==> flow/constraint.sdc <==
create_clock -name core_clock -period 8.21 [get_ports {clk}]
set_input_delay 1.6420 -clock core_clock [delete_from_list [all_inputs] [get_ports {clk}]]
set_output_delay 1.6420 -clock core_clock [all_outputs]
set_load 0.01 [all_outputs]
==> flow/config.mk <==
export PLATFORM = sky130hd
export DESIGN_NAME = nn_image_top
export DESIGN_NICKNAME = nn_image_top
export VERILOG_FILES = /design/flow/design.v
export SDC_FILE = /design/flow/constraint.sdc
export NUM_CORES = 4
export LEC_CHECK = 0
export CAP_MARGIN = 20
export CORE_MARGIN = 2
export CORE_UTILIZATION = 56
export SETUP_SLACK_MARGIN = 2.18
export SLEW_MARGIN = 20
==> flow/design.v <==
`timescale 1ns/1ps
package nn_pkg;
 localparam int K_SIZE = 3;
 localparam int PROD_W = 17;
 localparam int ACC_CONV_W = PROD_W + $clog2(K_SIZE*K_SIZE);
 localparam int RES_W = ACC_CONV_W + 1;
 localparam int W_W = 8;
 localparam int ACC_FC_W = 40;
 localparam int SHIFT_NORM = 6;
endpackage
`timescale 1ns/1ps
module window_gen_3x3_flat #(
 parameter int IMG_W = 8,
 parameter int IMG_H = 8
)(
 input logic clk,
 input logic rst,
 input logic in_valid,
 input logic signed [8:0] in_pixel,
 output logic win_valid,
 output logic [80:0] win_flat,  
 output logic [$clog2(IMG_W)-1:0] out_x,
 output logic [$clog2(IMG_H)-1:0] out_y
);
 logic signed [8:0] line1 [0:IMG_W-1];
 logic signed [8:0] line2 [0:IMG_W-1];
 logic signed [8:0] s0[0:2], s1[0:2], s2[0:2];
 int unsigned x, y;
 integer k;
 task automatic put9(input int idx, input logic signed [8:0] val);
 begin
 win_flat[idx*9 +: 9] <= val;
 end
 endtask
 always_ff @(posedge clk) begin
 if (rst) begin
 x <= 0; y <= 0;
 win_valid <= 0;
 out_x <= '0; out_y <= '0;
 win_flat <= '0;
 for (k = 0; k < IMG_W; k = k + 1) begin
 line1[k] <= '0;
 line2[k] <= '0;
 end
 for (k = 0; k < 3; k = k + 1) begin
 s0[k] <= '0; s1[k] <= '0; s2[k] <= '0;
 end
 end else begin
 win_valid <= 0;
 if (in_valid) begin
 s0[0] <= s0[1]; s0[1] <= s0[2]; s0[2] <= line2[x];
 s1[0] <= s1[1]; s1[1] <= s1[2]; s1[2] <= line1[x];
 s2[0] <= s2[1]; s2[1] <= s2[2]; s2[2] <= in_pixel;
 line2[x] <= line1[x];
 line1[x] <= in_pixel;
 if (y >= 2 && x >= 2) begin
 put9(0, s0[1]); put9(1, s0[2]); put9(2, line2[x]);
 put9(3, s1[1]); put9(4, s1[2]); put9(5, line1[x]);
 put9(6, s2[1]); put9(7, s2[2]); put9(8, in_pixel);
 win_valid <= 1;
 out_x <= x - 2;
 out_y <= y - 2;
 end
 if (x == IMG_W-1) begin
 x <= 0;
 if (y != IMG_H-1) y <= y + 1;
 else y <= 0;
 end else begin
 x <= x + 1;
 end
 end
 end
 end
endmodule
`timescale 1ns/1ps
import nn_pkg::*;
module nn_block_flat #(
 parameter int SHIFT_NORM = nn_pkg::SHIFT_NORM
)(
 input logic clk,
 input logic rst,
 input logic [80:0] win_flat,
 input logic signed [7:0] k00, k01, k02,
 input logic signed [7:0] k10, k11, k12,
 input logic signed [7:0] k20, k21, k22,
 input logic signed [7:0] bias,
 input logic signed [7:0] scale,
 input logic signed [7:0] offset,
 input logic signed [W_W-1:0] w0,
 input logic signed [W_W-1:0] w1,
 input logic signed [W_W-1:0] w2,
 output logic signed [RES_W-1:0] conv_result,
 output logic signed [RES_W-1:0] norm_result,
 output logic signed [ACC_FC_W-1:0] acc0,
 output logic signed [ACC_FC_W-1:0] acc1,
 output logic signed [ACC_FC_W-1:0] acc2
);
 function automatic logic signed [8:0] pix(input int idx);
 begin
 pix = $signed(win_flat[idx*9 +: 9]);
 end
 endfunction
 integer signed sum_temp;
 integer signed sum_next;
 always_comb begin
 sum_temp =
 pix(0)*k00 + pix(1)*k01 + pix(2)*k02 +
 pix(3)*k10 + pix(4)*k11 + pix(5)*k12 +
 pix(6)*k20 + pix(7)*k21 + pix(8)*k22;
 sum_next = (sum_temp <<< 1) + $signed(bias);
 end
 logic signed [RES_W-1:0] conv_reg;
 always_ff @(posedge clk) begin
 if (rst) conv_reg <= '0;
 else conv_reg <= sum_next[RES_W-1:0];
 end
 always_ff @(posedge clk) begin
 if (rst) conv_result <= '0;
 else conv_result <= conv_reg;
 end
 localparam int PROD_W = RES_W + 8;
 logic signed [PROD_W-1:0] prod;
 integer signed prod_shifted;
 integer signed sum_off;
 integer signed norm_next;
 always_comb begin
 prod = $signed(conv_reg) * $signed(scale);
 if (SHIFT_NORM > 0) prod_shifted = $signed(prod) >>> SHIFT_NORM;
 else if (SHIFT_NORM < 0) prod_shifted = $signed(prod) <<< (-SHIFT_NORM);
 else prod_shifted = $signed(prod);
 sum_off = prod_shifted + $signed(offset);
 norm_next = (sum_off < 0) ? 0 : sum_off;
 end
 always_ff @(posedge clk) begin
 if (rst) norm_result <= '0;
 else norm_result <= norm_next[RES_W-1:0];
 end
 always_comb begin
 acc0 = $signed(norm_result) * $signed(w0);
 acc1 = $signed(norm_result) * $signed(w1);
 acc2 = $signed(norm_result) * $signed(w2);
 end
endmodule
`timescale 1ns/1ps
import nn_pkg::*;
module nn_image_top #(
 parameter int IMG_W = 8,
 parameter int IMG_H = 8
)(
 input logic clk,
 input logic rst,
 input logic in_valid,
 input logic signed [8:0] in_pixel,
 input logic signed [7:0] k00, k01, k02,
 input logic signed [7:0] k10, k11, k12,
 input logic signed [7:0] k20, k21, k22,
 input logic signed [7:0] bias,
 input logic signed [7:0] scale,
 input logic signed [7:0] offset,
 input logic signed [W_W-1:0] w0,
 input logic signed [W_W-1:0] w1,
 input logic signed [W_W-1:0] w2,
 output logic out_valid,
 output logic signed [RES_W-1:0] conv_result,
 output logic signed [RES_W-1:0] norm_result,
 output logic signed [ACC_FC_W-1:0] acc0,
 output logic signed [ACC_FC_W-1:0] acc1,
 output logic signed [ACC_FC_W-1:0] acc2,
 output logic [$clog2(IMG_W)-1:0] out_x,
 output logic [$clog2(IMG_H)-1:0] out_y
);
 logic win_valid;
 logic [80:0] win_flat;  
 logic [$clog2(IMG_W)-1:0] win_x;
 logic [$clog2(IMG_H)-1:0] win_y;
 window_gen_3x3_flat #(
 .IMG_W(IMG_W),
 .IMG_H(IMG_H)
 ) u_win (
 .clk (clk),
 .rst (rst),
 .in_valid (in_valid),
 .in_pixel (in_pixel),
 .win_valid(win_valid),
 .win_flat (win_flat),
 .out_x (win_x),
 .out_y (win_y)
 );
 nn_block_flat #(
 .SHIFT_NORM(SHIFT_NORM)
 ) u_core (
 .clk (clk),
 .rst (rst),
 .win_flat (win_flat),
 .k00(k00), .k01(k01), .k02(k02),
 .k10(k10), .k11(k11), .k12(k12),
 .k20(k20), .k21(k21), .k22(k22),
 .bias (bias),
 .scale (scale),
 .offset (offset),
 .w0(w0),
 .w1(w1),
 .w2(w2),
 .conv_result(conv_result),
 .norm_result(norm_result),
 .acc0(acc0),
 .acc1(acc1),
 .acc2(acc2)
 );
 logic [1:0] vpipe;
 logic [$clog2(IMG_W)-1:0] x_pipe0, x_pipe1;
 logic [$clog2(IMG_H)-1:0] y_pipe0, y_pipe1;
 always_ff @(posedge clk) begin
 if (rst) begin
 vpipe <= 2'b00;
 x_pipe0 <= '0; x_pipe1 <= '0;
 y_pipe0 <= '0; y_pipe1 <= '0;
 end else begin
 vpipe <= {vpipe[0], win_valid};
 if (win_valid) begin
 x_pipe0 <= win_x;
 y_pipe0 <= win_y;
 end
 x_pipe1 <= x_pipe0;
 y_pipe1 <= y_pipe0;
 end
 end
 assign out_valid = vpipe[1];
 assign out_x = x_pipe1;
 assign out_y = y_pipe1;
endmodule
==> flow/run.sh <==
#!/bin/bash
# the make line also repeats each setting of config.mk as NAME=value (left out here)
make -C /OpenROAD-flow-scripts/flow DESIGN_CONFIG=/design/flow/config.mk WORK_HOME=/design/flow/orfs CLKGATE_MAP_FILE= finish
==> ci_impl_report.md, run 1 <==
### Flow metrics

| Metric | Value |
|---|---|
| # nets final | around 11,000 |
| First-pass GRT wire length | ~300 mm |
| Worst relative slew slack | 0.2046 |
| Min Tclk post-route | around 9.4 ns |
| Area growth from synthesis to layout | 27.71% |
| Vias per Instance | about 5.1 |
| Floorplan Utilization | 0.5644 |
| Crit path depth | 35 |
| Initial antenna violation count | 9 |
| Worst path most repeated cell | fa_1 |
| Worst slack at placement | -2.400 ns |
| Routability Congestion | 0.9916 |
| Hold path startpoint | vpipe[0]$_SDFF_PP0_ |
| Cells after synthesis | ~7,500 |
| Kind of critical path | in -> reg |
| YS warnings | 6 |
| Startpoint types | input port |
| EDFF count, synth | between 100 and 150 |
| Compound Share, Synth | 0.06042 |
| Vias | between 50,000 and 60,000 |
| Crit path DRT | just under 9 ns |
| Reg area | roughly 10,000 um2 |
| RSZ-0062 raised after global routing | true |
| Reg-to-Reg Start | u_win.win_flat[65]$_SDFFE_PP0P_ |
| Grt ovf | 0 |
| Yosys stat cell total | between 7,000 and 8,000 |
| Fin. Hold Viols | 0 |
| Clock input transition at the sequential cells of the worst setup and hold paths | 0.06 ns |
| CTS tree | done |
| Chip area | about 130,000 um2 |
| Final WS setup | -1.237 ns |
| Main logic family after synthesis | adder cells |
| Drt wl/cell | 17.61 um |
| Max Cap Viol | 0 |
| Min-Delay Endpoint | vpipe[1]$_SDFF_PP0_ |
| Peak Freq | ~110 MHz |
| Top cells by count | inv_1, fa_1, and2_1 |
| Top cell area share | 0.3520 |
| Reg2Reg Setup Slack | -0.63 ns |
| IO Port Bufs | approximately 300 |
| Yosys reg bits | between 400 and 500 |
| Vias in the first global route | slightly below 60,000 |
| HP Class | reg -> reg |
| Total global-route track usage | 0.2973 |
| Synth top area cells | fa_1, ha_1, inv_1 |
| Slowest CP cell | fa_1 |
| Drt initial violations | between 2,000 and 3,000 |
| Crit. End Element | register |
| Filler cell count | approximately 9,600 |
| Worst setup path start | k02[6] |
| Gate Area | between 50,000 and 60,000 um2 |
| Fraction of registers with async set/reset | 0 |
| Max-slew violations | 0 |
| Worst R2R End | u_core.conv_reg[19]$_SDFF_PP0_ |
| CTS buffer count | around 52 |
| CTS H-tree lvls | 2 |
| Clock sinks | around 430 |
| Post-DP HPWL | 148.5 mm |
| Routed Antenna Nets | 0 |
| Outcome | complete, but fails checks |
| # DRC | 0 |
| Largest net degree at the start of global routing | a little under 100 |
| Clk buf depth | 3 |
| Chip Height | around 360 um |
| Largest area contributor in the netlist | fa_1 |
| CTS Root Buffer Type | clkbuf_16 |
| Critical path fanouts, max | 6 |
| Synthesized Nets | between 9,000 and 10,000 |
| Synth Area per Inst | around 9.3 um2 |
| Cells on worst reg2reg path | 35 |
| WP data arrival | slightly below 10 ns |
| Seq/Total Area, Yosys | 0.1449 |
| Final setup TNS | -13.96 ns |
| Insertion Delay late pin | between 0.6 and 0.7 ns |
| WHS | around 0.44 ns |
| Row count | 129 |
| Num ports | between 300 and 400 |
| Ys flop type | dfxtp_1 |
| And+or+nand+nor area frac | 0.1698 |
| Worst-Margin Slew | about 1.2 ns |
| Mux frac, synth | 0.02069 |
| Synth Area in XOR/XNOR | 0.04682 |
| Log Warnings | 36 |
| CP max stage delay | 0.61 ns |
| Blocking Checks | setup timing |
| Buf+Inv Stages, Crit Path | 9 |
| Fa+ha+maj area frac | 0.4558 |
| Dpl cells | approximately 10,000 |
| WL final | about 180 mm |
| Die width | ~360 um |
| Layout Cells excl Fill | between 10,000 and 15,000 |
| Period utilization | 1.151 |
| Crit path max-delay family | adder cells |
| DR pass1 iterations | 6 |
| Hold depth | 1 |
| Clock Skew | about 0.05 ns |
| Count of cell types in the netlist | 66 |
| Core area | ~120,000 um2 |
| Most instantiated library cell after synthesis | inv_1 |
| Final Setup Violations | about 40 |
| Yosys stat area | 69,780 um2 |
| CP endpoint | u_core.conv_reg[19]$_SDFF_PP0_ |
| Mapped cell area | 69,780 um2 |
==> per-stage QoR <==
stage          cell area (um2)  utilization
3_3_place_gp             82790       0.6696
5_1_grt                  89120       0.7208
3_5_place_dp             82790       0.6696
2_1_floorplan            71550            -
4_1_cts                  87520       0.7079
6_report                 89120       0.7208
==> timing repair <==
item                                     CTS  global route
endpoints found under the hold margin      0             0
hold buffers                               0             0
cloned                                     8             0
pin swaps                                414           323
setup buffers                            147            43
gates resized                           1277           331
endpoints found under the setup margin   151           148
==> metal layers <==
layer | up-vias | track usage | routed length [um] | part of all wire
li1 | 25500 | - | - | -
met1 | 26990 | 0.3776 | 75980 | 0.41
met2 | 1082 | 0.5293 | 93810 | 0.51
met3 | 321 | 0.02622 | 7132 | 0.039
met4 | 8 | 0.1094 | 7550 | 0.041
met5 | - | 0 | 51 | 0.00028
==> cell type report <==
type	count	share of cell area
antenna	4	0.0001123
clock buffer	71	0.01631
clock inverter	27	0.003482
inverter	1565	0.06610
multi-input combinational	5242	0.6352
sequential	433	0.1135
tap	1637	0.02298
timing repair buffer	1498	0.1423
==> run 2, diff against run 1 <==
Settings changed: CORE_UTILIZATION 56 to 72, CTS_CLUSTER_SIZE set to 99, PLACE_DENSITY set to 0.38, SETUP_SLACK_MARGIN 2.18 to unset.
Clock period 8.21 ns to 5.19 ns, I/O delays scaled along.
==> run 2 against run 1 <==
Net effect:
- the flow now stops in 5_1_grt
- die area is 22% lower
- synthesized cell count stayed put
- area after synthesis stayed put
==> ci_impl_report.md, run 2 <==
### Flow metrics

| Metric | Value |
|---|---|
| Outcome | aborted with a tool error |
| Post-DP HPWL | 162.3 mm (+9.3%) |
| CTS H-tree lvls | 2 (unchanged) |
| Failed at | 5_1_grt |
| Num ports | 303 (unchanged) |
| Main logic family after synthesis | adder cells |
| Chip area | 99,430 um2 (-22%) |
| Compound Share, Synth | 0.06042 (unchanged) |
| Dpl cells | 9,927 (-2.5%) |
| Floorplan Utilization | 0.7237 (+0.1593) |
| Row count | 114 (-12%) |
| And+or+nand+nor area frac | 0.1698 (unchanged) |
| Most instantiated library cell after synthesis | inv_1 |
| Synth Area in XOR/XNOR | 0.04682 (unchanged) |
| Fa+ha+maj area frac | 0.4558 (unchanged) |
| Cells after synthesis | 7,516 (unchanged) |
| Core area | 96,420 um2 (-22%) |
| Top cells by count | inv_1, fa_1, and2_1 |
| Clock sinks | 433 (unchanged) |
| CTS Root Buffer Type | clkbuf_16 |
| YS warnings | 6 (unchanged) |
| Routability Congestion | 0.9847 (-0.70%) |
| Ys flop type | dfxtp_1 |
| Yosys reg bits | 433 (unchanged) |
| Seq/Total Area, Yosys | 0.1449 (unchanged) |
| Synth Area per Inst | 9.284 um2 (unchanged) |
| Die width | 315.3 um (-12%) |
| IO Port Bufs | 302 (unchanged) |
| Mapped cell area | 69,780 um2 (unchanged) |
| Fraction of registers with async set/reset | 0 (unchanged) |
| Synth top area cells | fa_1, ha_1, inv_1 |
| CTS buffer count | 50 (-3.8%) |
| Largest area contributor in the netlist | fa_1 |
| Count of cell types in the netlist | 66 (unchanged) |
| Yosys stat area | 69,780 um2 (unchanged) |
| CTS Hold Bufs | 0 (unchanged) |
| Synthesized Nets | 9,454 (unchanged) |
| Chip Height | 315.3 um (-12%) |
| Top cell area share | 0.3520 (unchanged) |
| EDFF count, synth | 144 (unchanged) |
| Yosys stat cell total | 7,516 (unchanged) |
| Mux frac, synth | 0.02069 (unchanged) |
| Post-DP Area | 83,860 um2 (+1.3%) |
| Clk buf depth | 3 (unchanged) |
==> run 2: stage by stage <==
| stage | utilization | setup slack (ns) |
|---|---|---|
| after CTS | 0.9242 | -3.605 |
| after detailed placement | 0.8697 | -4.913 |
| after global placement | 0.8697 | -4.599 |
| after floorplan | - | -3.643 |
==> run 2: what timing repair did <==
action / CTS
cloned: 13
resized: 1268
endpoints found under the setup margin: 149
pin swaps: 371
buffers inserted: 168
endpoints found under the hold margin: 0
==> run 3, diff against run 2 <==
Settings changed: CELL_PAD_IN_SITES_DETAIL_PLACEMENT set to 2, CELL_PAD_IN_SITES_GLOBAL_PLACEMENT set to 0, CORE_ASPECT_RATIO set to 1.05, CORE_MARGIN 2 to 7, CORE_UTILIZATION 72 to 44, CTS_CLUSTER_DIAMETER set to 70, CTS_CLUSTER_SIZE 99 to 40, GPL_ROUTABILITY_DRIVEN set to 0, GPL_TIMING_DRIVEN set to 0, HOLD_SLACK_MARGIN set to 0.24, MIN_ROUTING_LAYER set to met2, PLACE_DENSITY 0.38 to unset, TNS_END_PERCENT set to 70.
Clock period 5.19 ns to 12.0 ns, I/O delays scaled along.
==> run 3 against run 2 <==
Net effect:
- the flow again stops in 5_1_grt
- die area grew 71%
- synthesized cell count is the same
- area after synthesis is the same
==> ci_impl_report.md, run 3 <==
### Flow metrics

| Metric | Value |
|---|---|
| Outcome | aborted with a tool error |
| Failed at | 5_1_grt |
| Stop Error | [ERROR GRT-0116] Global routing finished with congestion. Check the congestion regions in the DRC Viewer. |
| Cells after synthesis | 7,516 (unchanged) |
| YS warnings | 6 (unchanged) |
| Top cells by count | inv_1, fa_1, and2_1 |
| Chip area | 169,900 um2 (+71%) |
| Fraction of registers with async set/reset | 0 (unchanged) |
| Grt ovf | roughly 71 |
| CTS Hold Bufs | 0 (unchanged) |
| Core area | 157,300 um2 (+63%) |
| Ys flop type | dfxtp_1 |
| Mapped cell area | 69,780 um2 (unchanged) |
| Synth Area per Inst | 9.284 um2 (unchanged) |
| Fa+ha+maj area frac | 0.4558 (unchanged) |
| CTS H-tree lvls | 1 (-1) |
| Synth top area cells | fa_1, ha_1, inv_1 |
| Compound Share, Synth | 0.06042 (unchanged) |
| Total global-route track usage | 0.7260 |
| CTS Root Buffer Type | clkbuf_16 |
| And+or+nand+nor area frac | 0.1698 (unchanged) |
| Yosys reg bits | 433 (unchanged) |
| EDFF count, synth | 144 (unchanged) |
| Top cell area share | 0.3520 (unchanged) |
| Mux frac, synth | 0.02069 (unchanged) |
| Largest area contributor in the netlist | fa_1 |
| Die width | 402.6 um (+28%) |
| Seq/Total Area, Yosys | 0.1449 (unchanged) |
| Chip Height | 422.1 um (+34%) |
| Yosys stat area | 69,780 um2 (unchanged) |
| Floorplan Utilization | 0.4435 (-0.2802) |
| Main logic family after synthesis | adder cells |
| Synth Area in XOR/XNOR | 0.04682 (unchanged) |
| Clk buf depth | 3 (unchanged) |
| CTS buffer count | 29 (-42%) |
| Dpl cells | 9,915 (-0.12%) |
| Clock sinks | 433 (unchanged) |
| IO Port Bufs | 282 (-6.6%) |
| Synthesized Nets | 9,454 (unchanged) |
| Post-DP HPWL | 277.4 mm (+71%) |
| Most instantiated library cell after synthesis | inv_1 |
| Row count | 149 (+31%) |
| Num ports | 303 (unchanged) |
| Yosys stat cell total | 7,516 (unchanged) |
| Count of cell types in the netlist | 66 (unchanged) |
-- run 3: metal layers --
layer | overflow | GRT usage
met5 | 0 | 0.4475
met2 | 29 | 0.7780
met4 | 30 | 0.6304
met1 | - | -
met3 | 12 | 0.7562
-- run 3: per-stage QoR --
stage	hold slack, ns	instance area (um2)	setup slack [ns]	TNS (ns)
2_1_floorplan	0.4138	69780	1.359	0
3_3_place_gp	0.4421	75250	-0.5731	-9.206
3_5_place_dp	0.4656	75320	-1.418	-15.26
4_1_cts	0.4849	76710	-0.09824	-0.09824
-- run 3: what timing repair did --
item                       CTS
pin swaps                    5
gates resized              144
setup endpoints to repair   52
buffers inserted             2
==> run 4, diff against run 3 <==
Settings changed: CAP_MARGIN 20 to 0, CELL_PAD_IN_SITES_DETAIL_PLACEMENT 2 to unset, CELL_PAD_IN_SITES_GLOBAL_PLACEMENT 0 to unset, CORE_ASPECT_RATIO 1.05 to unset, CORE_MARGIN 7 to 2, CORE_UTILIZATION 44 to 72, CTS_CLUSTER_DIAMETER 70 to 43, CTS_CLUSTER_SIZE 40 to 31, GPL_ROUTABILITY_DRIVEN 0 to unset, GPL_TIMING_DRIVEN 0 to unset, HOLD_SLACK_MARGIN 0.24 to unset, MIN_ROUTING_LAYER met2 to unset, PLACE_DENSITY set to 0.42, SETUP_SLACK_MARGIN set to 0.57, TNS_END_PERCENT 70 to unset.
Clock period 12.0 ns to 4.47 ns, I/O delays scaled along.
==> run 4 against run 3 <==
Net effect:
- the run again fails in 5_1_grt
- die area shrank 41%
- area after synthesis unchanged
- synthesized cell count unchanged
==> ci_impl_report.md, run 4 <==
### Flow metrics

| Metric | Value |
|---|---|
| Post-DP HPWL | 164.8 mm (-41%) |
| Cells after synthesis | 7,516 (unchanged) |
| Worst slack at placement | -5.525 ns (-4.107 ns) |
| Routability Congestion | roughly 0.97 |
| Failed at | 5_1_grt |
| YS warnings | 6 (unchanged) |
| CTS buffer count | 52 (+79%) |
| Floorplan Utilization | 0.7237 (+0.2802) |
| Most instantiated library cell after synthesis | inv_1 |
| Stop Error | [ERROR GRT-0232] Routing congestion too high. Check the congestion heatmap in the GUI. |
| Outcome | aborted with a tool error |
| Mapped cell area | 69,780 um2 (unchanged) |
| Die width | 315.3 um (-22%) |
| Synth Area in XOR/XNOR | 0.04682 (unchanged) |
| Chip Height | 315.3 um (-25%) |
| Top cell area share | 0.3520 (unchanged) |
| IO Port Bufs | 302 (+7.1%) |
| Yosys stat area | 69,780 um2 (unchanged) |
| Total global-route track usage | 0.8151 |
| Count of cell types in the netlist | 66 (unchanged) |
| Top cells by count | inv_1, fa_1, and2_1 |
| EDFF count, synth | 144 (unchanged) |
| Num ports | 303 (unchanged) |
| Yosys stat cell total | 7,516 (unchanged) |
| Synthesized Nets | 9,454 (unchanged) |
| Mux frac, synth | 0.02069 (unchanged) |
| Clock sinks | 433 (unchanged) |
| Synth top area cells | fa_1, ha_1, inv_1 |
| Fa+ha+maj area frac | 0.4558 (unchanged) |
| Compound Share, Synth | 0.06042 (unchanged) |
| Grt ovf | 606 |
| CTS Root Buffer Type | clkbuf_16 |
| Synth Area per Inst | 9.284 um2 (unchanged) |
| Fraction of registers with async set/reset | 0 (unchanged) |
| Clk buf depth | 3 (unchanged) |
| Chip area | 99,430 um2 (-41%) |
| Main logic family after synthesis | adder cells |
| And+or+nand+nor area frac | 0.1698 (unchanged) |
| Seq/Total Area, Yosys | 0.1449 (unchanged) |
| Yosys reg bits | 433 (unchanged) |
| Largest area contributor in the netlist | fa_1 |
| Ys flop type | dfxtp_1 |
| CTS H-tree lvls | 2 (+1) |
| Row count | 114 (-23%) |
| CTS Hold Bufs | 0 (unchanged) |
| Core area | 96,420 um2 (-39%) |
==> run 4: what timing repair did <==
action | 4_1_cts
pin swaps | 324
setup endpoints to repair | 156
gates cloned | 8
resized | 1065
endpoints found under the hold margin | 0
buffers inserted | 119
==> run 4: routing by layer <==
metal | track usage | GRT overflow
met1 | 0.7778 | 20
met2 | 0.9616 | 310
met3 | 0.7153 | 59
met4 | 0.8301 | 212
met5 | 0.4688 | 5
==> run 4: per-stage QoR <==
stage | area (um2) | utilization | std cells | setup TNS (ns)
2_1_floorplan | 72400 | - | 7516 | -218.90
3_3_place_gp | 84420 | 0.8755 | 9972 | -399.26
3_5_place_dp | 84420 | 0.8755 | 9972 | -418.71
4_1_cts | 89050 | 0.9235 | 10200 | -317.93
==> run 5, diff against run 4 <==
Settings changed: ABC_AREA set to 0, CAP_MARGIN 0 to 20, CORE_UTILIZATION 72 to 42, CTS_CLUSTER_DIAMETER 43 to unset, CTS_CLUSTER_SIZE 31 to 36, PLACE_DENSITY 0.42 to unset, PLACE_DENSITY_LB_ADDON set to 0.24, SETUP_SLACK_MARGIN 0.57 to -0.46, SLEW_MARGIN 20 to 25.
Clock period 4.47 ns to 6.49 ns, I/O delays scaled along.
==> run 5 against run 4 <==
Net effect:
- the layout now fails its checks (setup timing)
- synthesized cell count did not move
- die area rose by 70%
- area after synthesis did not move
==> ci_impl_report.md, run 5 <==
### Flow metrics

| Metric | Value |
|---|---|
| Main logic family after synthesis | adder cells |
| Kind of critical path | in -> reg |
| CTS Root Buffer Type | clkbuf_16 |
| Drt initial violations | approximately 2,500 |
| Worst setup path start | k12[5] |
| Floorplan Utilization | 0.4229 (-0.3008) |
| Dpl cells | 10,860 (+8.9%) |
| YS warnings | 6 (unchanged) |
| Startpoint types | input port |
| Outcome | complete, but fails checks |
| Synth Area in XOR/XNOR | 0.04682 (unchanged) |
| Seq/Total Area, Yosys | 0.1449 (unchanged) |
| Worst R2R End | u_core.conv_reg[21]$_SDFF_PP0_ |
| Synth Area per Inst | 9.284 um2 (unchanged) |
| Drt wl/cell | roughly 17 um |
| Clock sinks | 433 (unchanged) |
| First-pass GRT wire length | approximately 300 mm |
| HP Class | reg -> reg |
| Largest net degree at the start of global routing | just under 90 |
| Crit path max-delay family | adder cells |
| Mux frac, synth | 0.02069 (unchanged) |
| Hold depth | 2 |
| CTS tree | done |
| Blocking Checks | setup timing |
| IO Port Bufs | 302 (unchanged) |
| Worst path most repeated cell | fa_1 |
| Cells after synthesis | 7,516 (unchanged) |
| Clk buf depth | 3 (unchanged) |
| Layout Cells excl Fill | 11,070 |
| Fa+ha+maj area frac | 0.4558 (unchanged) |
| CP endpoint | u_core.conv_reg[20]$_SDFF_PP0_ |
| Post-DP HPWL | 157.7 mm (-4.3%) |
| Crit path DRT | approximately 7 ns |
| Critical path fanouts, max | 5 |
| Chip Height | 411.6 um (+31%) |
| Worst-Margin Slew | ~1.1 ns |
| Clock input transition at the sequential cells of the worst setup and hold paths | around 0.06 ns |
| And+or+nand+nor area frac | 0.1698 (unchanged) |
| Peak Freq | about 110 MHz |
| Routed Antenna Nets | 0 |
| Reg2Reg Setup Slack | -2.24 ns |
| Worst relative slew slack | 0.2679 |
| Fin. Hold Viols | 0 |
| Synth top area cells | fa_1, ha_1, inv_1 |
| Buf+Inv Stages, Crit Path | 11 |
| Compound Share, Synth | 0.06042 (unchanged) |
| Cells on worst reg2reg path | 37 |
| Grt ovf | 0 |
| Largest area contributor in the netlist | fa_1 |
| Top cell area share | 0.3520 (unchanged) |
| Crit. End Element | register |
| Final WS setup | -2.566 ns |
| Most instantiated library cell after synthesis | inv_1 |
| Max Cap Viol | 0 |
| Mapped cell area | 69,780 um2 (unchanged) |
| RSZ-0062 raised after global routing | true |
| Final setup TNS | -92.62 ns |
| Yosys stat cell total | 7,516 (unchanged) |
| Die width | 411.6 um (+31%) |
| Reg-to-Reg Start | u_win.win_flat[56]$_SDFFE_PP0P_ |
| Ys flop type | dfxtp_1 |
| Chip area | 169,400 um2 (+70%) |
| Vias | approximately 54,000 |
| Num ports | 303 (unchanged) |
| WL final | between 150 and 200 mm |
| Yosys reg bits | 433 (unchanged) |
| Crit path depth | 38 |
| Min-Delay Endpoint | u_win.win_flat[4]$_SDFFE_PP0P_ |
| Total global-route track usage | 0.2285 |
| Max-slew violations | 0 |
| Initial antenna violation count | 15 |
| Row count | 149 (+31%) |
| Routability Congestion | 0.9093 (-6.1%) |
| Core area | 165,000 um2 (+71%) |
| CTS buffer count | 52 (unchanged) |
| Log Warnings | 34 |
| EDFF count, synth | 144 (unchanged) |
| Area growth from synthesis to layout | 28.66% |
| Min Tclk post-route | 9.056 ns |
| Count of cell types in the netlist | 66 (unchanged) |
| Top cells by count | inv_1, fa_1, and2_1 |
| Vias per Instance | a little under 5 |
| CP max stage delay | 0.57 ns |
| Synthesized Nets | 9,454 (unchanged) |
| # nets final | about 11,000 |
| Fraction of registers with async set/reset | 0 (unchanged) |
| # DRC | 0 |
| Slowest CP cell | fa_1 |
| Final Setup Violations | ~130 |
| Clock Skew | 0.04526 ns |
| WP data arrival | ~9.6 ns |
| DR pass1 iterations | 5 |
| Insertion Delay late pin | 0.67 ns |
| Yosys stat area | 69,780 um2 (unchanged) |
| Vias in the first global route | between 50,000 and 60,000 |
| CTS H-tree lvls | 2 (unchanged) |
| Hold path startpoint | u_win.s0[1][4]$_SDFFE_PP0P_ |
| Period utilization | 1.395 |
==> run 5: area by class of cell <==
type,count,area (um2)
diodes,6,15.01
clock buffers,69,1445
clock inverters,29,355.3
fillers,14790,75200
inverters,1565,5886
multi-input cells,5242,56200
flip-flops and latches,433,10120
well taps,2189,2739
repair buffers,1539,13020
==> run 5: repair_timing <==
item	CTS	global route
gates cloned	6	3
hold buffers	0	0
setup endpoints to repair	134	122
pin swaps	305	304
setup buffers	114	65
gates resized	1057	437
==> run 5: routing by layer <==
metal,up-vias,part of all wire,global-route usage
li1,25610,-,-
met2,968,0.52,0.4199
met3,247,0.038,0.01864
met1,27080,0.41,0.2819
met5,-,0.00019,0
met4,6,0.036,0.07250
==> run 5: metrics by stage <==
| stage | setup WS [ns] | hold slack (ns) | utilization | instance area [um2] |
|---|---|---|---|---|
| 2_1_floorplan | -2.603 | 0.4138 | - | 70930 |
| 3_3_place_gp | -3.702 | 0.4433 | 0.5113 | 84360 |
| 3_5_place_dp | -3.830 | 0.4410 | 0.5115 | 84390 |
| 4_1_cts | -2.611 | 0.4060 | 0.5345 | 88190 |
| 5_1_grt | -2.858 | 0.4471 | 0.5442 | 89780 |
| 6_report | -2.566 | 0.4240 | 0.5442 | 89780 |
==> run 6, diff against run 5 <==
Settings changed: ABC_AREA 0 to unset, CORE_UTILIZATION 42 to 69, CTS_CLUSTER_SIZE 36 to unset, PLACE_DENSITY set to 0.38, PLACE_DENSITY_LB_ADDON 0.24 to unset, SETUP_SLACK_MARGIN -0.46 to unset, SLEW_MARGIN 25 to 20.
Clock period 6.49 ns to 7.1 ns, I/O delays scaled along.
==> run 6 against run 5 <==
Net effect:
- critical path depth up 2
- global-route usage grew 16 points
- clock skew is 0.036 ns higher
- critical endpoint is now u_core.conv_reg[21]$_SDFF_PP0_
- still fails the layout checks on setup timing
- via count grew 8.2%
- setup slack improved by 0.14 ns
- register-to-register slack better by 0.18 ns
- cell count down 7.8%
==> ci_impl_report.md, run 6 <==
### Flow metrics

| Metric | Value |
|---|---|
| CTS H-tree lvls | 2 (unchanged) |
| Top cells by count | inv_1, fa_1, and2_1 |
| Log Warnings | 36 (+5.9%) |
| Compound Share, Synth | 0.06042 (unchanged) |
| Largest area contributor in the netlist | fa_1 |
| Drt initial violations | 4,359 (+77%) |
| Clock input transition at the sequential cells of the worst setup and hold paths | 0.06 ns (about the same) |
| Blocking Checks | setup timing |
| Synth Area per Inst | 9.284 um2 (unchanged) |
| Outcome | complete, but fails checks |
| Final Setup Violations | 117 (-11%) |
| Slowest CP cell | fa_1 |
| Cells after synthesis | 7,516 (unchanged) |
| Cells on worst reg2reg path | 37 (unchanged) |
| Synth Area in XOR/XNOR | 0.04682 (unchanged) |
| Critical path fanouts, max | 6 (+1) |
| # DRC | 0 (unchanged) |
| Period utilization | 1.341 (-0.05408) |
| Count of cell types in the netlist | 66 (unchanged) |
| Final instance area | 88,770 um2 (-1.1%) |
| Hold path startpoint | u_win.s0[1][7]$_SDFFE_PP0P_ |
| Startpoint types | input port |
| Crit path max-delay family | adder cells |
| Routability Congestion | 0.9407 (+3.5%) |
| Worst setup path start | k22[2] |
| Gate Area | 56,280 um2 (+0.15%) |
| Mapped cell area | 69,780 um2 (unchanged) |
| Reg-to-Reg Start | u_win.win_flat[74]$_SDFFE_PP0P_ |
| CP endpoint | u_core.conv_reg[21]$_SDFF_PP0_ |
| Mux frac, synth | 0.02069 (unchanged) |
| Fa+ha+maj area frac | 0.4558 (unchanged) |
| Top cell area share | 0.3520 (unchanged) |
| Die width | 322.0 um (-22%) |
| Vias | 58,340 (+8.2%) |
| EDFF count, synth | 144 (unchanged) |
| WL final | 211.3 mm (+10%) |
| Yosys stat area | 69,780 um2 (unchanged) |
| Reg2Reg Setup Slack | -2.06 ns (+0.18 ns) |
| Post-DP HPWL | 153.0 mm (-3.0%) |
| HP Class | reg -> reg |
| YS warnings | 6 (unchanged) |
| Largest net degree at the start of global routing | 90 (+3.4%) |
| Drt wl/cell | 20.70 um (+20%) |
| WP data arrival | 9.97 ns (+0.42 ns) |
| Total global-route track usage | 0.3883 (+0.1598) |
| Synthesized Nets | 9,454 (unchanged) |
| Vias in the first global route | 62,160 (+6.1%) |
| Fraction of registers with async set/reset | 0 (unchanged) |
| Post-DP Area | 82,480 um2 (-2.3%) |
| Floorplan Utilization | 0.6968 (+0.2739) |
| Crit path depth | 40 (+5.3%) |
| Filler cell count | 4,871 (-67%) |
| Chip area | 103,700 um2 (-39%) |
| IO Port Bufs | 302 (unchanged) |
| Peak Freq | approximately 110 MHz |
| Chip Height | 322.0 um (-22%) |
| DR pass1 iterations | 6 (+1) |
| Initial antenna violation count | 15 (unchanged) |
| And+or+nand+nor area frac | 0.1698 (unchanged) |
| Max Cap Viol | 0 (unchanged) |
| Crit path DRT | 7.54 ns (+0.55 ns) |
| Min Tclk post-route | around 9.5 ns |
| Insertion Delay late pin | 0.67 ns (about the same) |
| First-pass GRT wire length | 316.2 mm (+2.4%) |
| Seq/Total Area, Yosys | 0.1449 (unchanged) |
| Most instantiated library cell after synthesis | inv_1 |
| CP max stage delay | 0.54 ns (-0.03 ns) |
| Core area | 100,100 um2 (-39%) |
| Grt ovf | 0 (unchanged) |
| Clock sinks | 433 (unchanged) |
| Fin util | 0.8864 (+0.3422) |
| Yosys stat cell total | 7,516 (unchanged) |
| Clock Skew | 0.08157 ns (+0.03631 ns) |
| Clk buf depth | 3 (unchanged) |
| Max-slew violations | 0 (unchanged) |
| Worst R2R End | u_core.conv_reg[21]$_SDFF_PP0_ |
| Fin. Hold Viols | 0 (unchanged) |
| Row count | 116 (-22%) |
| Main logic family after synthesis | adder cells |
| Area growth from synthesis to layout | 27.20% |
| Crit. End Element | register |
| Yosys reg bits | 433 (unchanged) |
| Hold depth | 2 (unchanged) |
| Routed Antenna Nets | 0 (unchanged) |
| Final WS setup | -2.423 ns (+0.1428 ns) |
| # nets final | 10,800 (+0.24%) |
| Reg area | 10,110 um2 (-0.12%) |
| RSZ-0062 raised after global routing | true |
| CTS buffer count | 47 (-9.6%) |
| Kind of critical path | in -> reg |
| CTS Hold Bufs | 0 (unchanged) |
| Worst-Margin Slew | 1.119 ns (+0.04172 ns) |
| Synth top area cells | fa_1, ha_1, inv_1 |
| Min-Delay Endpoint | u_win.win_flat[7]$_SDFFE_PP0P_ |
| CTS Root Buffer Type | clkbuf_16 |
| Ys flop type | dfxtp_1 |
| Worst relative slew slack | 0.2396 (-0.02837) |
| Num ports | 303 (unchanged) |
| Worst slack at placement | -3.294 ns (+0.5358 ns) |
| Buf+Inv Stages, Crit Path | 8 (-3) |
| Worst path most repeated cell | fa_1 |
| Vias per Instance | 5.716 (+17%) |
| CTS tree | done |
==> run 6: metal layers <==
metal / track usage / vias to the layer above / share of wire
met3: 0.04628 / 985 / 0.065
met2: 0.6844 / 2654 / 0.50
met5: 0 / - / 0.00016
li1: - / 25650 / -
met4: 0.2485 / 6 / 0.084
met1: 0.4493 / 29050 / 0.35
==> run 6: final cells by class <==
cell class,instances,area share
well taps,1298,0.01830
clock inverters,28,0.004567
diodes,11,0.0003101
flip-flops and latches,433,0.1139
clock buffers,60,0.01472
multi-input cells,5241,0.6340
inverters,1565,0.06636
repair buffers,1571,0.1478
==> run 6: through the flow <==
step	setup TNS (ns)	std cells	hold slack [ns]
after floorplan	-26.87	7516	0.4138
after global placement	-159.47	9913	0.4356
after detailed placement	-172.60	9913	0.4363
after CTS	-63.33	10140	0.4512
after global routing	-94.37	10210	0.4605
final	-76.22	10210	0.4516
==> run 6: timing repair <==
action                     4_1_cts  5_1_grt
gates cloned                    12        1
setup endpoints to repair      136      132
gates resized                 1183      443
buffers inserted               131       82
pin swaps                      381      384
==> run 7, diff against run 6 <==
Settings changed: CAP_MARGIN 20 to 15, CORE_UTILIZATION 69 to 72, CTS_CLUSTER_SIZE set to 41, HOLD_SLACK_MARGIN set to -0.08, MAX_ROUTING_LAYER set to met4, PLACE_DENSITY 0.38 to 0.63, SETUP_SLACK_MARGIN set to -0.48, TNS_END_PERCENT set to 40.
Clock period 7.1 ns to 8.11 ns, I/O delays scaled along.
==> run 7 against run 6 <==
Net effect:
- the layout still fails its checks (setup timing)
- critical path type unchanged
- flip-flop count did not move
- critical endpoint is now u_core.conv_reg[20]$_SDFF_PP0_
- synthesized cell count did not move
- first-iteration DRC count rose by 12%
- clock skew fell by 0.032 ns
- area after synthesis did not move
- highest routed layer is now met4
==> ci_impl_report.md, run 7 <==
### Flow metrics

| Metric | Value |
|---|---|
| Floorplan Utilization | 0.7237 (+0.02691) |
| Synth Area per Inst | 9.284 um2 (unchanged) |
| Kind of critical path | in -> reg |
| Drt wl/cell | 20.70 um (about the same) |
| Chip area | 99,430 um2 (-4.1%) |
| Outcome | complete, but fails checks |
| Crit path DRT | 8.57 ns (+1.03 ns) |
| Filler cell count | 4,772 (-2.0%) |
| Min-Delay Endpoint | vpipe[1]$_SDFF_PP0_ |
| Worst R2R End | u_core.conv_reg[20]$_SDFF_PP0_ |
| # nets final | 10,510 (-2.7%) |
| CTS Root Buffer Type | clkbuf_16 |
| CTS tree | done |
| Clock Skew | 0.04939 ns (-0.03217 ns) |
| CP max stage delay | 0.58 ns (+0.04 ns) |
| Vias per Instance | 5.853 (+2.4%) |
| Max-slew violations | 0 (unchanged) |
| Core area | 96,420 um2 (-3.7%) |
| Seq/Total Area, Yosys | 0.1449 (unchanged) |
| GR Layer Usage met1 | 0.4579 (+0.008611) |
| Worst path most repeated cell | fa_1 |
| Compound Share, Synth | 0.06042 (unchanged) |
| Total global-route track usage | 0.4003 (+0.01200) |
| Insertion Delay late pin | 0.65 ns (-0.02 ns) |
| Yosys stat area | 69,780 um2 (unchanged) |
| Final WS setup | -2.053 ns (+0.3707 ns) |
| Initial antenna violation count | 11 (-4) |
| Crit path max-delay family | adder cells |
| Worst setup path start | k00[2] |
| # DRC | 0 (unchanged) |
| Max Cap Viol | 0 (unchanged) |
| Synth top area cells | fa_1, ha_1, inv_1 |
| Hold depth | 1 (-1) |
| Gate Area | 55,110 um2 (-2.1%) |
| Count of cell types in the netlist | 66 (unchanged) |
| CTS H-tree lvls | 2 (unchanged) |
| Routed Antenna Nets | 0 (unchanged) |
| Largest net degree at the start of global routing | 76 (-16%) |
| Vias | 57,910 (-0.74%) |
| RSZ-0062 raised after global routing | true |
| Yosys reg bits | 433 (unchanged) |
| Post-DP Area | 80,900 um2 (-1.9%) |
| CTS buffer count | 49 (+4.3%) |
| CP endpoint | u_core.conv_reg[20]$_SDFF_PP0_ |
| Log Warnings | 37 (+2.8%) |
| Mux frac, synth | 0.02069 (unchanged) |
| Cells after synthesis | 7,516 (unchanged) |
| Critical path fanouts, max | 8 (+2) |
| GRT met3 Usage | 0.04434 (-0.001941) |
| Synthesized Nets | 9,454 (unchanged) |
| WL final | 204.8 mm (-3.0%) |
| First-pass GRT wire length | 305.0 mm (-3.5%) |
| Area growth from synthesis to layout | 21.53% |
| GR peak layer | met2 |
| Routability Congestion | 0.9631 (+2.4%) |
| Final instance area | 84,800 um2 (-4.5%) |
| Clk buf depth | 3 (unchanged) |
| Crit path depth | 39 (-2.5%) |
| Peak Freq | 98.40 MHz |
| Synth Area in XOR/XNOR | 0.04682 (unchanged) |
| Ys flop type | dfxtp_1 |
| Fraction of registers with async set/reset | 0 (unchanged) |
| Hold path startpoint | vpipe[0]$_SDFF_PP0_ |
| Top cells by count | inv_1, fa_1, and2_1 |
| Worst slack at placement | -2.533 ns (+0.7615 ns) |
| IO Port Bufs | 302 (unchanged) |
| Reg2Reg Setup Slack | -1.37 ns (+0.69 ns) |
| Min Tclk post-route | around 10 ns |
| Largest area contributor in the netlist | fa_1 |
| Startpoint types | input port |
| Yosys stat cell total | 7,516 (unchanged) |
| Slowest CP cell | fa_1 |
| Crit. End Element | register |
| And+or+nand+nor area frac | 0.1698 (unchanged) |
| DR pass1 iterations | 8 (+2) |
| HP Class | reg -> reg |
| Buf+Inv Stages, Crit Path | 8 (unchanged) |
| Die width | 315.3 um (-2.1%) |
| Clock input transition at the sequential cells of the worst setup and hold paths | 0.06 ns (about the same) |
| WP data arrival | 10.62 ns (+0.65 ns) |
| Fa+ha+maj area frac | 0.4558 (unchanged) |
| Blocking Checks | setup timing |
| Most instantiated library cell after synthesis | inv_1 |
| Final Setup Violations | 85 (-27%) |
| Grt met2 use | 0.6854 (+0.001020) |
| Mapped cell area | 69,780 um2 (unchanged) |
| Worst relative slew slack | 0.02559 (-0.2140) |
| Cells on worst reg2reg path | 37 (unchanged) |
| Fin. Hold Viols | 0 (unchanged) |
| Num ports | 303 (unchanged) |
| Period utilization | 1.253 (-0.08821) |
| EDFF count, synth | 144 (unchanged) |
| Main logic family after synthesis | adder cells |
| Row count | 114 (-1.7%) |
| Grt ovf | 0 (unchanged) |
| Post-DP HPWL | 150.3 mm (-1.7%) |
| YS warnings | 6 (unchanged) |
| Reg-to-Reg Start | u_win.win_flat[0]$_SDFFE_PP0P_ |
| Worst-Margin Slew | 1.433 ns (+0.3148 ns) |
| Chip Height | 315.3 um (-2.1%) |
| Drt initial violations | 4,877 (+12%) |
| Reg area | 10,110 um2 (about the same) |
| Top cell area share | 0.3520 (unchanged) |
| Clock sinks | 433 (unchanged) |
| Vias in the first global route | 61,000 (-1.9%) |
==> run 7: routing by layer <==
layer	wire, um	part of all wire	up-vias
li1	-	-	25060
met1	70450	0.34	28740
met2	102700	0.50	3069
met3	15820	0.077	1039
met4	15830	0.077	0
met5	0	0	-
==> run 7: stage by stage <==
stage / instances / util / hold WS, ns / setup TNS, ns
after global placement: 9755 / 0.8390 / 0.4212 / -92.07
after detailed placement: 9755 / 0.8390 / 0.4396 / -102.94
after global routing: 9893 / 0.8795 / 0.4571 / -46.88
final: 9894 / 0.8795 / 0.4431 / -31.92
after floorplan: 7516 / - / 0.4138 / -17.68
after CTS: 9865 / 0.8652 / 0.4488 / -35.15
==> run 7: layout make-up <==
| cell class | instances | share of cell area |
|---|---|---|
| antenna | 12 | 0.0003541 |
| clock inverter | 27 | 0.004529 |
| sequential | 433 | 0.1192 |
| clock buffer | 63 | 0.01567 |
| inverter | 1565 | 0.06931 |
| tap | 1276 | 0.01883 |
| multi-input combinational | 5240 | 0.6499 |
| timing repair buffer | 1278 | 0.1222 |
==> run 7: repair_timing <==
item                                   4_1_cts  5_1_grt
setup endpoints to repair                   81       68
pin swaps                                  178      243
buffers inserted                            34       33
endpoints found under the hold margin        0        0
gates resized                              521      451
hold buffers                                 0        0
cloned                                       2        2
==> run 8, diff against run 7 <==
Settings changed: CAP_MARGIN 15 to 30, CELL_PAD_IN_SITES_DETAIL_PLACEMENT set to 0, CORE_ASPECT_RATIO set to 1.11, CTS_CLUSTER_SIZE 41 to 35, HOLD_SLACK_MARGIN -0.08 to 0.24, PLACE_DENSITY 0.63 to unset, SETUP_SLACK_MARGIN -0.48 to -0.54, TNS_END_PERCENT 40 to unset.
Clock period 8.11 ns to 8.25 ns, I/O delays scaled along.
==> run 8 against run 7 <==
Net effect:
- the layout still fails its checks (setup timing)
- clock-buffer cell count unchanged
- clock skew grew 0.017 ns
- critical path type unchanged
- largest cell class unchanged
==> ci_impl_report.md, run 8 <==
### Flow metrics

| Metric | Value |
|---|---|
| Final WS setup | -1.689 ns (+0.3637 ns) |
| Cells on worst reg2reg path | 34 (-8.1%) |
| Vias | 57,360 (-0.94%) |
| Max-slew violations | 0 (unchanged) |
| CP max stage delay | 0.65 ns (+0.07 ns) |
| Row count | 120 (+5.3%) |
| Grt ovf | 0 (unchanged) |
| Peak Freq | 100.6 MHz |
| Crit. End Element | register |
| Largest net degree at the start of global routing | 102 (+34%) |
| Area growth from synthesis to layout | 20.69% |
| Post-DP HPWL | 152.5 mm (+1.4%) |
| # nets final | 10,510 (+0.019%) |
| Log Warnings | 39 (+5.4%) |
| Min-Delay Endpoint | u_win.win_flat[56]$_SDFFE_PP0P_ |
| EDFF count, synth | 144 (unchanged) |
| Floorplan Utilization | 0.7251 (+0.001355) |
| Synth Area in XOR/XNOR | 0.04682 (unchanged) |
| Fin. Hold Viols | 0 (unchanged) |
| Kind of critical path | in -> reg |
| Vias in the first global route | 61,850 (+1.4%) |
| Hold path startpoint | u_win.s2[1][2]$_SDFFE_PP0P_ |
| Worst R2R End | u_core.conv_reg[20]$_SDFF_PP0_ |
| Min Tclk post-route | a little under 10 ns |
| Largest area contributor in the netlist | fa_1 |
| Slowest CP cell | fa_2 |
| Synth top area cells | fa_1, ha_1, inv_1 |
| CTS H-tree lvls | 2 (unchanged) |
| Blocking Checks | setup timing |
| CTS Root Buffer Type | clkbuf_16 |
| Clk buf depth | 3 (unchanged) |
| Die width | 299.5 um (-5.0%) |
| CTS buffer count | 48 (-2.0%) |
| CTS Hold Bufs | 0 (unchanged) |
| Initial antenna violation count | 9 (-2) |
| Top cell area share | 0.3520 (unchanged) |
| Mapped cell area | 69,780 um2 (unchanged) |
| Cells after synthesis | 7,516 (unchanged) |
| Synthesized Nets | 9,454 (unchanged) |
| Mux frac, synth | 0.02069 (unchanged) |
| Chip Height | 332.0 um (+5.3%) |
| Clock Skew | 0.06605 ns (+0.01666 ns) |
| Count of cell types in the netlist | 66 (unchanged) |
| Num ports | 303 (unchanged) |
| Reg2Reg Setup Slack | -1.06 ns (+0.31 ns) |
| CTS tree | done |
| Outcome | complete, but fails checks |
| Post-DP Area | 80,840 um2 (about the same) |
| WP data arrival | 10.46 ns (-0.16 ns) |
| First-pass GRT wire length | 315.4 mm (+3.4%) |
| HP Class | reg -> reg |
| Max Cap Viol | 0 (unchanged) |
| RSZ-0062 raised after global routing | true |
| And+or+nand+nor area frac | 0.1698 (unchanged) |
| YS warnings | 6 (unchanged) |
| Main logic family after synthesis | adder cells |
| Fraction of registers with async set/reset | 0 (unchanged) |
| WL final | 202.1 mm (-1.4%) |
| Routed Antenna Nets | 0 (unchanged) |
| IO Port Bufs | 302 (unchanged) |
| Crit path depth | 38 (-2.6%) |
| Clock input transition at the sequential cells of the worst setup and hold paths | 0.07 ns (about the same) |
| Critical path fanouts, max | 7 (-1) |
| Most instantiated library cell after synthesis | inv_1 |
| Drt initial violations | 4,642 (-4.8%) |
| Hold depth | 2 (+1) |
| Top cells by count | inv_1, fa_1, and2_1 |
| Total global-route track usage | 0.4159 (+0.01562) |
| Vias per Instance | 5.795 (-0.99%) |
| Buf+Inv Stages, Crit Path | 7 (-1) |
| Worst relative slew slack | 0.2364 (+0.2108) |
| Fin util | 0.8751 (-0.004412) |
| Chip area | 99,430 um2 (about the same) |
| Yosys stat area | 69,780 um2 (unchanged) |
| Drt wl/cell | 20.41 um (-1.4%) |
| DR pass1 iterations | 6 (-2) |
| Startpoint types | input port |
| Synth Area per Inst | 9.284 um2 (unchanged) |
| CP endpoint | u_core.conv_reg[21]$_SDFF_PP0_ |
| # DRC | 0 (unchanged) |
| Final instance area | 84,220 um2 (-0.69%) |
| Compound Share, Synth | 0.06042 (unchanged) |
| Yosys reg bits | 433 (unchanged) |
| Clock sinks | 433 (unchanged) |
| Core area | 96,240 um2 (-0.19%) |
| Yosys stat cell total | 7,516 (unchanged) |
| Crit path max-delay family | adder cells |
| Reg-to-Reg Start | u_win.win_flat[49]$_SDFFE_PP0P_ |
| Crit path DRT | 8.78 ns (+0.21 ns) |
| Worst setup path start | k11[0] |
| Insertion Delay late pin | 0.68 ns (+0.03 ns) |
| Fa+ha+maj area frac | 0.4558 (unchanged) |
| Seq/Total Area, Yosys | 0.1449 (unchanged) |
| Final Setup Violations | 85 (unchanged) |
| Period utilization | 1.205 (-0.04838) |
| Worst-Margin Slew | 1.145 ns (-0.2878 ns) |
| Routability Congestion | 0.9854 (+2.3%) |
| Worst path most repeated cell | fa_1 |
| Ys flop type | dfxtp_1 |
run 8: layer usage:
layer | GRT usage | part of all wire | routed length (um)
met1 | 0.4482 | 0.34 | 68180
met2 | 0.7103 | 0.50 | 101100
met3 | 0.06319 | 0.075 | 15200
met4 | 0.2770 | 0.087 | 17600
met5 | - | 0 | 0
run 8: final cells by class:
type                            count  area, um2
Multi-Input combinational cell   5240      54560
Fill cell                        4952      12020
Timing Repair Buffer             1281      10380
Sequential cell                   433      10110
Inverter                         1565       5874
Tap cell                         1281       1603
Clock buffer                       63       1323
Clock inverter                     25      344.1
Antenna cell                       11      27.53
run 8: repair_timing:
item | in CTS | in global routing
setup endpoints to repair | 70 | 63
endpoints found under the hold margin | 0 | 0
setup buffers | 41 | 25
pin swaps | 203 | 111
cloned | 3 | 1
gates resized | 601 | 173
run 8: through the flow:
stage | hold slack [ns] | cells | TNS [ns] | worst slack [ns]
after floorplan | 0.4138 | 7516 | -13.62 | -1.197
after global placement | 0.4183 | 9755 | -78.28 | -2.235
after detailed placement | 0.4302 | 9762 | -86.97 | -2.545
after CTS | 0.4544 | 9878 | -37.68 | -1.119
after global routing | 0.4733 | 9897 | -48.20 | -1.885
final | 0.4560 | 9899 | -32.09 | -1.689
==> run 9, diff against run 8 <==
Settings changed: CAP_MARGIN 30 to 20, CELL_PAD_IN_SITES_DETAIL_PLACEMENT 0 to unset, CORE_ASPECT_RATIO 1.11 to unset, CORE_UTILIZATION 72 to 71, CTS_CLUSTER_SIZE 35 to unset, HOLD_SLACK_MARGIN 0.24 to unset, SETUP_SLACK_MARGIN -0.54 to unset.
Clock period 8.25 ns to 9.59 ns, I/O delays scaled along.
==> run 9 against run 8 <==
Net effect:
- the layout still fails its checks (setup timing)
- clock skew decreased by 0.029 ns
- setup slack improved by 1.4 ns
- clock-buffer cell count decreased by 8
- non-clock buffer count decreased by 300
- first-iteration DRC count decreased by 27%
- core utilization decreased by 3.1 points
- via count decreased by 5.5%
- wire length decreased by 9.3%
- sequential share of layout area increased by 0.35 points
- cell count decreased by 3.2%
- critical endpoint unchanged
==> ci_impl_report.md, run 9 <==
### Flow metrics

| Metric | Value |
|---|---|
| Min-Delay Endpoint | u_win.win_flat[34]$_SDFFE_PP0P_ |
| Most instantiated library cell after synthesis | inv_1 |
| Hold depth | 2 (unchanged) |
| Core area | 96,990 um2 (+0.78%) |
| Critical path fanouts, max | 7 (unchanged) |
| Clk buf depth | 3 (unchanged) |
| Chip Height | 317.5 um (-4.4%) |
| Chip area | 100,800 um2 (+1.4%) |
| EDFF count, synth | 144 (unchanged) |
| Post-DP HPWL | 144.4 mm (-5.3%) |
| Synth Area per Inst | 9.284 um2 (unchanged) |
| Crit path max-delay family | adder cells |
| CP endpoint | u_core.conv_reg[21]$_SDFF_PP0_ |
| Final WS setup | -0.3305 ns (+1.358 ns) |
| Ys flop type | dfxtp_1 |
| GR Layer Usage met1 | 0.4504 (+0.002152) |
| # nets final | 10,200 (-2.9%) |
| Reg area | 10,110 um2 (unchanged) |
| DR pass1 iterations | 5 (-1) |
| And+or+nand+nor area frac | 0.1698 (unchanged) |
| Buf+Inv Stages, Crit Path | 7 (unchanged) |
| Seq/Total Area, Yosys | 0.1449 (unchanged) |
| Fin util | 0.8438 (-0.03131) |
| Worst relative slew slack | 0.06233 (-0.1741) |
| Grt met2 use | 0.6456 (-0.06474) |
| Vias per Instance | 5.656 (-2.4%) |
| Worst slack at placement | -1.330 ns (+1.215 ns) |
| # DRC | 0 (unchanged) |
| Max-slew violations | 0 (unchanged) |
| Yosys stat cell total | 7,516 (unchanged) |
| RSZ-0062 raised after global routing | true |
| First-pass GRT wire length | 295.2 mm (-6.4%) |
| Yosys stat area | 69,780 um2 (unchanged) |
| Cells on worst reg2reg path | 37 (+8.8%) |
| Hold path startpoint | u_win.s1[1][7]$_SDFFE_PP0P_ |
| Clock Skew | 0.03737 ns (-0.02868 ns) |
| Crit path depth | 36 (-5.3%) |
| Mux frac, synth | 0.02069 (unchanged) |
| CTS Hold Bufs | 0 (unchanged) |
| Slowest CP cell | fa_1 |
| CP max stage delay | 0.56 ns (-0.09 ns) |
| GR peak layer | met2 |
| Reg-to-Reg Start | u_win.win_flat[11]$_SDFFE_PP0P_ |
| Min Tclk post-route | between 9 and 10 ns |
| Routability Congestion | 0.9785 (-0.70%) |
| Synth Area in XOR/XNOR | 0.04682 (unchanged) |
| Filler cell count | 5,715 (+15%) |
| Initial antenna violation count | 9 (unchanged) |
| Floorplan Utilization | 0.7195 (-0.005612) |
| IO Port Bufs | 302 (unchanged) |
| Num ports | 303 (unchanged) |
| Cells after synthesis | 7,516 (unchanged) |
| HP Class | reg -> reg |
| Gate Area | 54,540 um2 (about the same) |
| Reg2Reg Setup Slack | 0.57 ns (+1.63 ns) |
| Crit path DRT | 10.07 ns (+1.29 ns) |
| Worst setup path start | k21[4] |
| Worst path most repeated cell | fa_1 |
| Fraction of registers with async set/reset | 0 (unchanged) |
| GRT met3 Usage | 0.04550 (-0.01768) |
| Synthesized Nets | 9,454 (unchanged) |
| CTS H-tree lvls | 2 (unchanged) |
| Die width | 317.5 um (+6.0%) |
| Insertion Delay late pin | 0.62 ns (-0.06 ns) |
| Fin. Hold Viols | 0 (unchanged) |
| Blocking Checks | setup timing |
| Log Warnings | 36 (-7.7%) |
| Startpoint types | input port |
| CTS buffer count | 45 (-6.3%) |
| CTS Root Buffer Type | clkbuf_16 |
| Total global-route track usage | 0.3767 (-0.03916) |
| Drt wl/cell | 19.11 um (-6.4%) |
| Largest area contributor in the netlist | fa_1 |
| WP data arrival | 10.40 ns (-0.06 ns) |
| CTS tree | done |
| Fa+ha+maj area frac | 0.4558 (unchanged) |
| Compound Share, Synth | 0.06042 (unchanged) |
| Period utilization | 1.034 (-0.1702) |
| WL final | 183.2 mm (-9.3%) |
| Drt initial violations | 3,391 (-27%) |
| Clock input transition at the sequential cells of the worst setup and hold paths | 0.07 ns (about the same) |
| Routed Antenna Nets | 0 (unchanged) |
| Yosys reg bits | 433 (unchanged) |
| Worst R2R End | u_core.conv_reg[21]$_SDFF_PP0_ |
| YS warnings | 6 (unchanged) |
| Area growth from synthesis to layout | 17.28% |
| Vias | 54,230 (-5.5%) |
| Max Cap Viol | 0 (unchanged) |
| Outcome | complete, but fails checks |
| Clock sinks | 433 (unchanged) |
| Vias in the first global route | 57,670 (-6.8%) |
| Top cell area share | 0.3520 (unchanged) |
| Final Setup Violations | 5 (-94%) |
| Largest net degree at the start of global routing | 75 (-26%) |
| Count of cell types in the netlist | 66 (unchanged) |
| Kind of critical path | in -> reg |
| Grt ovf | 0 (unchanged) |
| Mapped cell area | 69,780 um2 (unchanged) |
| Peak Freq | just over 100 MHz |
| Worst-Margin Slew | 1.379 ns (+0.2338 ns) |
| Row count | 114 (-5.0%) |
| Crit. End Element | register |
| Synth top area cells | fa_1, ha_1, inv_1 |
| Main logic family after synthesis | adder cells |
| Top cells by count | inv_1, fa_1, and2_1 |
[run 9: layout make-up]
cell class / count / share of cell area
Tap cell: 1276 / 0.01951
Clock inverter: 29 / 0.005091
Clock buffer: 55 / 0.01512
Multi-Input combinational cell: 5240 / 0.6664
Antenna cell: 8 / 0.0002446
Inverter: 1565 / 0.07178
Sequential cell: 433 / 0.1235
Timing Repair Buffer: 981 / 0.09835
[run 9: timing repair]
item / 4_1_cts / 5_1_grt
cloned: 4 / 0
pin swaps: 184 / 233
setup buffers: 32 / 35
setup endpoints to repair: 54 / 61
gates resized: 409 / 294
[run 9: per-stage QoR]
step	instance area [um2]	hold WS, ns	std cells	setup TNS [ns]
CTS	80720	0.4470	9548	-0.5656
global placement	78250	0.4237	9429	-15.62
detailed placement	78250	0.4400	9429	-21.38
floorplan	70190	0.4138	7516	-0.2008
global route	81840	0.4654	9586	-2.973
finish	81840	0.4425	9587	-0.9858
[run 9: metal layers]
layer | part of all wire | wire length, um | vias to the layer above
met5 | 0 | 0 | -
met4 | 0.052 | 9503 | 0
met3 | 0.061 | 11220 | 568
met2 | 0.51 | 93470 | 2050
met1 | 0.38 | 69030 | 27160
li1 | - | - | 24450
